## v50
==> flow/design.v (excerpt) <==
module datapath (
    part,
    clock,
    value,
    positive,
    reset,
    counter,
    result
);
Size in the first run: ~32 flip-flops, about 52 I/O pins, ~24000 sq um of cells after synthesis.
Settings: LEC_CHECK=0, ABC_AREA=1, CAP_MARGIN=20, CELL_PAD_IN_SITES_DETAIL_PLACEMENT=1, CELL_PAD_IN_SITES_GLOBAL_PLACEMENT=2, CORE_ASPECT_RATIO=1.26, CORE_MARGIN=7, CORE_UTILIZATION=29, CTS_CLUSTER_DIAMETER=55, HOLD_SLACK_MARGIN=0.3, MAX_ROUTING_LAYER=met5, SETUP_SLACK_MARGIN=5.0, SLEW_MARGIN=30, TNS_END_PERCENT=60; clock period 41.2 ns.
run.sh (not shown) runs the stock make flow with config.mk's settings and CLKGATE_MAP_FILE=.
Per the final summary, v50 finished and its layout is clean on timing, DRC and antenna.
> inputs changed (v50 -> v37)
==> flow/config.mk <==
export PLATFORM = sky130hd
export DESIGN_NAME = datapath
export DESIGN_NICKNAME = datapath
export VERILOG_FILES = /design/flow/design.v
export SDC_FILE = /design/flow/constraint.sdc
export NUM_CORES = 4
export LEC_CHECK = 0
export CAP_MARGIN = 20
export CORE_MARGIN = 2
export CORE_UTILIZATION = 40
export SLEW_MARGIN = 20
==> flow/constraint.sdc <==
create_clock -name core_clock -period 42.0 [get_ports {clock}]
set_input_delay 8.4000 -clock core_clock [delete_from_list [all_inputs] [get_ports {clock}]]
set_output_delay 8.4000 -clock core_clock [all_outputs]
set_load 0.01 [all_outputs]
Findings:
- v37: PASS, flow complete, no timing, DRC or antenna violations
- Going from v50 to v37, mean area per synthesized cell grows by about 11%.
- | xor and xnor fraction of the mapped netlist area | v37 vs v50 | 0.95 points higher |
- In the metrics for v50 and v37, the one carrying the lower area growth from synthesis to layout is v37.
Edits applied to the flow inputs when going from v37 to v11:
diff --git a/flow/config.mk b/flow/config.mk
--- a/flow/config.mk
+++ b/flow/config.mk
@@ -7,5 +7,14 @@
 export LEC_CHECK = 0
-export CAP_MARGIN = 20
-export CORE_MARGIN = 2
+export ABC_AREA = 1
+export CAP_MARGIN = 0
+export CELL_PAD_IN_SITES_GLOBAL_PLACEMENT = 1
+export CORE_ASPECT_RATIO = 1.24
+export CORE_MARGIN = 6
 export CORE_UTILIZATION = 40
+export GPL_TIMING_DRIVEN = 0
+export HOLD_SLACK_MARGIN = 0.25
+export MAX_ROUTING_LAYER = met4
+export MIN_ROUTING_LAYER = met2
+export PLACE_DENSITY_LB_ADDON = 0.14
 export SLEW_MARGIN = 20
+export TNS_END_PERCENT = 15
## What came out
- Final checks on v11, whose flow otherwise completed, came back failing, citing design-rule violations.
- v11: met1 global-route usage is 27 points lower than what v37 reported.
- v11 and v37 ended up with nearly the same floorplan utilization.
- As of v11, chip area in the Yosys report had risen by a few percent compared to v37.
### v11 -> v24
diff --git a/flow/config.mk b/flow/config.mk
--- a/flow/config.mk
+++ b/flow/config.mk
@@ -10,11 +10,7 @@
 export CELL_PAD_IN_SITES_GLOBAL_PLACEMENT = 1
-export CORE_ASPECT_RATIO = 1.24
 export CORE_MARGIN = 6
 export CORE_UTILIZATION = 40
-export GPL_TIMING_DRIVEN = 0
-export HOLD_SLACK_MARGIN = 0.25
+export HOLD_SLACK_MARGIN = 0.01
 export MAX_ROUTING_LAYER = met4
-export MIN_ROUTING_LAYER = met2
 export PLACE_DENSITY_LB_ADDON = 0.14
 export SLEW_MARGIN = 20
-export TNS_END_PERCENT = 15
Results
Per the final summary, v24 finished and its layout is clean on timing, DRC and antenna. Re core region area: v24 is 180 sq um up on v11. Between v11 and v24, the fraction of area in clock buffers and inverters does not differ in any meaningful way. From v11 to v24 the numbers moved as follows: post-detailed-routing wire length fell by about 8%, number of antenna repair diodes shrank by 9. v24 vs. v11: final worst slack shows an increase of 0.97 ns, number of gates on the worst path with buffers counted shows an increase of about 6%, global routing usage on met1 shows an increase of 27 points.
### v24 -> v26
==> flow/config.mk <==
export PLATFORM = sky130hd
export DESIGN_NAME = datapath
export DESIGN_NICKNAME = datapath
export VERILOG_FILES = /design/flow/design.v
export SDC_FILE = /design/flow/constraint.sdc
export NUM_CORES = 4
export LEC_CHECK = 0
export CAP_MARGIN = 20
export CORE_MARGIN = 2
export CORE_UTILIZATION = 40
export CTS_CLUSTER_DIAMETER = 392
export CTS_CLUSTER_SIZE = 100
export SLEW_MARGIN = 20
export TNS_END_PERCENT = 15
==> comparison <==
v26 | stages: all done | timing, DRC, antenna: all pass. Per-instance average area after synthesis: v26 higher than v24. [compare] base=v24 new=v26: setup slack dropped 2.22 ns, number of DRC markers after the initial detailed-route iteration climbed 23. Min area of all placed cells without fillers across v26 and v24: v26.
